ember:
Design usb_top_level, start of the top module:
module usb_top_level(
    input logic clk,
    input logic n_rst,
    input logic hsel,
    input logic [3:0] haddr,
    input logic [1:0] htrans,
    input logic  [1:0] hsize,
    input logic hwrite,
    input logic [31:0] hwdata,
    output logic [31:0] hrdata,
    output logic hresp,
    output logic hready,
    output logic d_mode,
    input logic d_plus_in,
    input logic d_minus_in,
    output logic d_plus_out,
    output logic d_minus_out,
    output logic [6:0] buffer_occupancy,
    output logic get_rx_data,
    output logic [3:0] tx_packet,
    output logic tx_transfer_active
);
Size in the first run: about 96 I/O pins, about 0.042 mm2 of cells after synthesis.
Settings: LEC_CHECK=0, ABC_AREA=1, CAP_MARGIN=20, CELL_PAD_IN_SITES_DETAIL_PLACEMENT=1, CELL_PAD_IN_SITES_GLOBAL_PLACEMENT=0, CORE_MARGIN=2, CORE_UTILIZATION=39, CTS_CLUSTER_DIAMETER=385, CTS_CLUSTER_SIZE=21, GPL_ROUTABILITY_DRIVEN=0, GPL_TIMING_DRIVEN=0, MAX_ROUTING_LAYER=met4, MIN_ROUTING_LAYER=met2, PLACE_DENSITY=0.93, SLEW_MARGIN=0, TNS_END_PERCENT=35; clock period 4.08 ns.
run.sh (not shown) runs the stock make flow with config.mk's settings and CLKGATE_MAP_FILE=.
For ember, the flow was terminated by a tool error in 5_1_grt and produced no final design.
Relative to ember, the following input files were edited for lagoon:
==> flow/config.mk <==
export PLATFORM = sky130hd
export DESIGN_NAME = usb_top_level
export DESIGN_NICKNAME = usb_top_level
export VERILOG_FILES = /design/flow/design.v
export SDC_FILE = /design/flow/constraint.sdc
export NUM_CORES = 4
export LEC_CHECK = 0
export CAP_MARGIN = 20
export CORE_MARGIN = 2
export CORE_UTILIZATION = 53
export SLEW_MARGIN = 20
==> flow/constraint.sdc <==
create_clock -name core_clock -period 6.66 [get_ports {clk}]
set_input_delay 1.3320 -clock core_clock [delete_from_list [all_inputs] [get_ports {clk}]]
set_output_delay 1.3320 -clock core_clock [all_outputs]
set_load 0.01 [all_outputs]
==> results <==
lagoon went all the way through the flow, and no timing, DRC or antenna check failed. Diff ember -> lagoon | number of placed instances, taps included | down by more than 10%. Compared to ember, lagoon has post-synthesis xor/xnor area fraction 0.40 points higher. lagoon vs ember — total clock buffers created by CTS climbed by more than 100%. On lagoon: portion of netlist area occupied by mux cells is 1.9 points higher than what ember gave. Core box area on lagoon is down relative to ember. Quantity of gates resized following cts is higher on ember. Changes observed in lagoon relative to ember: setup slack at placement went up 1.48 ns; number of ports placed on the die boundary barely changed.
### lagoon -> amber
-- flow/config.mk --
<<< lagoon, line 8
export CAP_MARGIN = 20
export CORE_MARGIN = 2
export CORE_UTILIZATION = 53
export SLEW_MARGIN = 20
>>> amber, line 8
export CAP_MARGIN = 20
export CORE_MARGIN = 2
export CORE_UTILIZATION = 72
export SETUP_SLACK_MARGIN = 0.14
export SLEW_MARGIN = 20
==> flow/constraint.sdc <==
create_clock -name core_clock -period 3.7 [get_ports {clk}]
set_input_delay 0.7400 -clock core_clock [delete_from_list [all_inputs] [get_ports {clk}]]
set_output_delay 0.7400 -clock core_clock [all_outputs]
set_load 0.01 [all_outputs]
- Tool error GRT-0232 stopped amber during 5_1_grt; no final results.
- In summary, lagoon completed successfully, with a layout that passed the timing, DRC and antenna checks.
- Area after synthesis: lagoon vs amber identical
- lagoon has higher number of rows in the core area than amber.
- The setup slack at placement in amber sits 1.39 ns below the value recorded for lagoon.
- NOTE die boundary height lagoon->amber decreased by more than 10%
- Sort lagoon and amber by number of cells upsized or downsized after cts asc -> top: lagoon
- Taking lagoon as the reference, in amber die span in x has decreased, total die size lower, number of clock sinks saw little to no change.

---

== wip/yarrow ==
usb_top_level again, from the RTL that the note above started with.
==> flow/config.mk <==
export PLATFORM = sky130hd
export DESIGN_NAME = usb_top_level
export DESIGN_NICKNAME = usb_top_level
export VERILOG_FILES = /design/flow/design.v
export SDC_FILE = /design/flow/constraint.sdc
export NUM_CORES = 4
export LEC_CHECK = 0
export ABC_AREA = 1
export CAP_MARGIN = 20
export CELL_PAD_IN_SITES_DETAIL_PLACEMENT = 1
export CELL_PAD_IN_SITES_GLOBAL_PLACEMENT = 0
export CORE_MARGIN = 2
export CORE_UTILIZATION = 39
export CTS_CLUSTER_DIAMETER = 385
export GPL_ROUTABILITY_DRIVEN = 0
export GPL_TIMING_DRIVEN = 0
export MAX_ROUTING_LAYER = met4
export MIN_ROUTING_LAYER = met2
export PLACE_DENSITY = 0.93
export SLEW_MARGIN = 20
export TNS_END_PERCENT = 35
==> flow/constraint.sdc <==
create_clock -name core_clock -period 5.41 [get_ports {clk}]
set_input_delay 1.0820 -clock core_clock [delete_from_list [all_inputs] [get_ports {clk}]]
set_output_delay 1.0820 -clock core_clock [all_outputs]
set_load 0.01 [all_outputs]
Tool error GRT-0116 stopped wip/yarrow during global routing; no final results.
Inputs modified between wip/yarrow and wip/fjord:
- a deleted MAX_ROUTING_LAYER that had been met4
- a deleted TNS_END_PERCENT that had been 35
- a deleted CELL_PAD_IN_SITES_GLOBAL_PLACEMENT that had been 0
- a change of CORE_UTILIZATION from 39 to 45
- a deleted ABC_AREA that had been 1
- a deleted MIN_ROUTING_LAYER that had been met2
- a deleted GPL_TIMING_DRIVEN that had been 0
- a deleted CELL_PAD_IN_SITES_DETAIL_PLACEMENT that had been 1
- a deleted GPL_ROUTABILITY_DRIVEN that had been 0
- a deleted PLACE_DENSITY that had been 0.93
- a deleted CTS_CLUSTER_DIAMETER that had been 385
- a change of the clock period (ns, I/O delays scaled along) from 5.41 to 4.09
--- outcome ---
- wip/fjord: flow completed, timing, DRC and antenna clean
- Min total number of placement rows across wip/fjord and wip/yarrow: wip/fjord
- Taking wip/yarrow as the reference point, the post-synth area from yosys stat of wip/fjord falls by 1700 um2.
- On wip/fjord: number of buffers added by the clock tree synthesis step is about 14% higher than what wip/yarrow gave.
- The higher post-CTS setup buffer count came out of wip/fjord.
- Re register bit total from synthesis: no difference whatsoever between wip/fjord and wip/yarrow.
- wip/fjord — share of synthesized area spent on multiplexers 1.9 points higher, wip/yarrow as reference
- Between wip/yarrow and wip/fjord, simple-gate share of the synthesized area decreased.
- In wip/fjord the total standard cell area after synthesis turned out 1700 um2 lower than in wip/yarrow.
Relative to wip/fjord, the following input files were edited for wip/delta:
- CORE_UTILIZATION changed from 45 to 66
- SETUP_SLACK_MARGIN newly set to 1.33
- the clock period (ns, I/O delays scaled along) changed from 4.09 to 5.34
==> results <==
Of the two values seen for highest-utilization routing layer at the global route stage, met2 was produced by wip/delta and met1 by wip/fjord.
wip/delta vs wip/fjord, beginning of the critical path: BUFFER.get_ptr_controller.get_ptr[4] vs BUFFER.get_ptr_controller.get_ptr[0]
Going from wip/fjord to wip/delta, final area shrinks by 3.0%.
In wip/delta the data arrival time at the worst-slack endpoint turned out 430 ps higher than in wip/fjord.
Cell count in the Yosys report delta (wip/delta -> wip/fjord): insignificant
In the flow results for wip/fjord and wip/delta, the clock buffer instance count of the final layout is smaller on wip/delta.
Going from wip/fjord to wip/delta, part of the total power dissipated in sequential elements grows by 0.4 points.
Going from wip/fjord to wip/delta, largest net degree at the start of global routing grows by about 11%.

---

Starting RTL as in the previous note.
Settings: LEC_CHECK=0, ABC_AREA=1, CAP_MARGIN=35, CORE_ASPECT_RATIO=0.52, CORE_MARGIN=2, CORE_UTILIZATION=40, CTS_CLUSTER_SIZE=70, GPL_TIMING_DRIVEN=1, HOLD_SLACK_MARGIN=0.04, MAX_ROUTING_LAYER=met4, PLACE_DENSITY_LB_ADDON=0.29, SLEW_MARGIN=40, TNS_END_PERCENT=10; clock period 3.92 ns.
The first run produced a layout that fails on negative setup slack.
Change:
- ABC_AREA: 1 -> unset
- CAP_MARGIN: 35 -> 20
- CORE_ASPECT_RATIO: 0.52 -> unset
- CORE_UTILIZATION: 40 -> 61
- CTS_CLUSTER_SIZE: 70 -> unset
- GPL_TIMING_DRIVEN: 1 -> unset
- HOLD_SLACK_MARGIN: 0.04 -> unset
- MAX_ROUTING_LAYER: met4 -> unset
- PLACE_DENSITY_LB_ADDON: 0.29 -> unset
- SLEW_MARGIN: 40 -> 20
- TNS_END_PERCENT: 10 -> unset
- clock period: 3.92 -> 5.41 ns (I/O delays scaled with it)
Outcome: The changed run ran to the end with no violations. Flip-flop count stays the same. Clock power goes down by 25%. Utilization goes up by 23 points. Global-route usage goes up by 10 points. Total power goes down by 24%. Non-clock buffer count goes down by 127. Count of clock-buffer cells in the layout goes up by 8. Synthesized area goes down by about 4%.
Change:
- ABC_AREA: unset -> 1
- CORE_UTILIZATION: 61 -> 63
- clock period: 5.41 -> 4.4 ns (I/O delays scaled with it)
Effect: Non-clock buffer count shrinks by 18. Power grows by about 16%. Worst setup slack gets worse by 0.11 ns. Final area grows by 4.4%. Routed wire length shrinks by 3.2%. Final cell count grows by 18%.

---

== 03-12 ==
Starting RTL as in the previous note.
Settings: LEC_CHECK=0, CAP_MARGIN=5, CORE_MARGIN=2, CORE_UTILIZATION=66, SETUP_SLACK_MARGIN=0.1, SLEW_MARGIN=20, TNS_END_PERCENT=5; clock period 3.7 ns.
03-12: all stages done; final checks FAILED (negative setup slack).
Setup changes, 03-12 to 03-20
diff --git a/flow/config.mk b/flow/config.mk
--- a/flow/config.mk
+++ b/flow/config.mk
@@ -7,7 +7,5 @@
 export LEC_CHECK = 0
-export CAP_MARGIN = 5
+export CAP_MARGIN = 20
 export CORE_MARGIN = 2
-export CORE_UTILIZATION = 66
-export SETUP_SLACK_MARGIN = 0.1
+export CORE_UTILIZATION = 44
 export SLEW_MARGIN = 20
-export TNS_END_PERCENT = 5
==> flow/constraint.sdc <==
create_clock -name core_clock -period 12.0 [get_ports {clk}]
set_input_delay 2.4000 -clock core_clock [delete_from_list [all_inputs] [get_ports {clk}]]
set_output_delay 2.4000 -clock core_clock [all_outputs]
set_load 0.01 [all_outputs]
--- outcome ---
03-20 did not stop at any stage, and its layout met the timing, DRC and antenna checks.
Cell at the slowest stage of the critical path = sky130_fd_sc_hd__mux2_4: 03-12; cell at the slowest stage of the critical path = sky130_fd_sc_hd__dfrtp_1: 03-20
Summary — final RePlAce weighted congestion, 03-20 relative to 03-12: lower, by about 7%.
03-20 has headroom to the max-slew limit below what 03-12 had.
Relative to 03-12, the horizontal die dimension measured on 03-20 has increased by more than 10%.
Compared with 03-12, 03-20 shows a proportion of cell area occupied by multi-input gates that is 1.8 points higher.
For via count of the routed design, dividing the value from 03-20 by the value from 03-12 gives 0.877.
03-12 → 03-20: global-route wire length before repair now sits lower, area growth from synthesis to layout now sits lower.
Power is estimated from default activity; no workload was simulated.
